// tlb
module tlb
(
    input  wire                      clk,
    input  wire [               18:0] s0_vppn    ,
    input  wire                       s0_va_bit12,
    input  wire [                9:0] s0_asid    ,
    output wire                       s0_found   ,
    output wire [$clog2(16)-1:0] s0_index   ,  
    output wire [               19:0] s0_ppn     ,
    output wire [                5:0] s0_ps      ,
    output wire [                1:0] s0_plv     ,
    output wire [                1:0] s0_mat     ,
    output wire                       s0_d       ,
    output wire                       s0_v       ,
    input  wire [               18:0] s1_vppn    ,
    input  wire                       s1_va_bit12,
    input  wire [                9:0] s1_asid    ,
    output wire                       s1_found   ,
    output wire [$clog2(16)-1:0] s1_index   ,
    output wire [               19:0] s1_ppn     ,
    output wire [                5:0] s1_ps      ,
    output wire [                1:0] s1_plv     ,
    output wire [                1:0] s1_mat     ,
    output wire                       s1_d       ,
    output wire                       s1_v       ,
    input  wire                      invtlb_valid,
    input  wire [               4:0] invtlb_op   ,
    input  wire                       we     ,
    input  wire [$clog2(16)-1:0] w_index,
    input  wire                       w_e    ,
    input  wire [               18:0] w_vppn ,
    input  wire [                5:0] w_ps   ,
    input  wire [                9:0] w_asid ,
    input  wire                       w_g    ,
    input  wire [               19:0] w_ppn0 ,
    input  wire [                1:0] w_plv0 ,
    input  wire [                1:0] w_mat0 ,
    input  wire                       w_d0   ,
    input  wire                       w_v0   ,
    input  wire [               19:0] w_ppn1 ,
    input  wire [                1:0] w_plv1 ,
    input  wire [                1:0] w_mat1 ,
    input  wire                       w_d1   ,
    input  wire                       w_v1   ,
    input  wire [$clog2(16)-1:0] r_index,
    output wire                       r_e    ,
  ...
Size: roughly 330 I/O pins, roughly 92,000 um^2 of cells after synthesis.
clock: 4.25 ns
lec_check: 0
abc_area: 1
cap_margin: 10
core_aspect_ratio: 0.92
core_margin: 2
core_utilization: 72
cts_cluster_diameter: 376
cts_cluster_size: 15
hold_slack_margin: 0.29
setup_slack_margin: -0.22
slew_margin: 20
run.sh (not shown) runs the stock make flow with config.mk's settings and CLKGATE_MAP_FILE=.
The baseline died in 5_1_grt.
Next try:
ABC_AREA = not set   (was 1)
CAP_MARGIN = 20   (was 10)
CORE_ASPECT_RATIO = not set   (was 0.92)
CORE_UTILIZATION = 40   (was 72)
CTS_CLUSTER_DIAMETER = not set   (was 376)
CTS_CLUSTER_SIZE = not set   (was 15)
HOLD_SLACK_MARGIN = not set   (was 0.29)
SETUP_SLACK_MARGIN = 0.3   (was -0.22)
clock period = 9.89 ns   (was 4.25 ns; I/O delays follow)
What happened: With this change the flow completed without violations; die size climbs by well over a third; area after synthesis drops by a little under a tenth; synthesized cell count drops by well over a third.

Starting RTL as in the previous note.
make LEC_CHECK=0 CAP_MARGIN=20 CORE_MARGIN=2 CORE_UTILIZATION=58 SLEW_MARGIN=20 finish   # period 5.63 ns
The baseline completed and failed the layout checks on setup timing.
Edit:
CORE_UTILIZATION = 66   (was 58)
CTS_CLUSTER_SIZE = 61   (was unset)
SETUP_SLACK_MARGIN = -0.52   (was unset)
clock period = 5.49 ns   (was 5.63 ns; I/O delays follow)
=> The new run finished with setup timing left; worst setup slack degrades by 530 ps; final area came out lower by about 4%; critical path depth came out higher by 2; worst hold slack improves by 28 ps; non-clock buffer count came out lower by 267; clock-buffer cell count came out lower by 3; die size came out lower by 12%.
Edit:
CAP_MARGIN = 5   (was 20)
CORE_UTILIZATION = 65   (was 66)
CTS_CLUSTER_SIZE = unset   (was 61)
SETUP_SLACK_MARGIN = 0.51   (was -0.52)
clock period = 5.63 ns   (was 5.49 ns; I/O delays follow)
What happened: The changed run finished with capacitance limit, slew limit, setup timing left. Total power shrinks by about 2.3%. Cell area came out higher by about 4.3%. Combinational power is higher by about 9%. Sequential power is about the same. Wire length climbs by about 9%. Die size rises by 1.5%. Utilization rose by 2.3 points.
Edit:
CAP_MARGIN = 20   (was 5)
CORE_UTILIZATION = 58   (was 65)
SETUP_SLACK_MARGIN = unset   (was 0.51)
clock period = 5.62 ns   (was 5.63 ns; I/O delays follow)
Effect:
- This time the run finished but fails on setup timing
- die area rose by roughly a tenth
- total power fell slightly
- final area fell by a few percent
- wire length fell by roughly a tenth
- worst setup slack gets better by 1300 ps
- clock skew barely changes
No activity file was given, so power comes from the tool's default toggle rates.
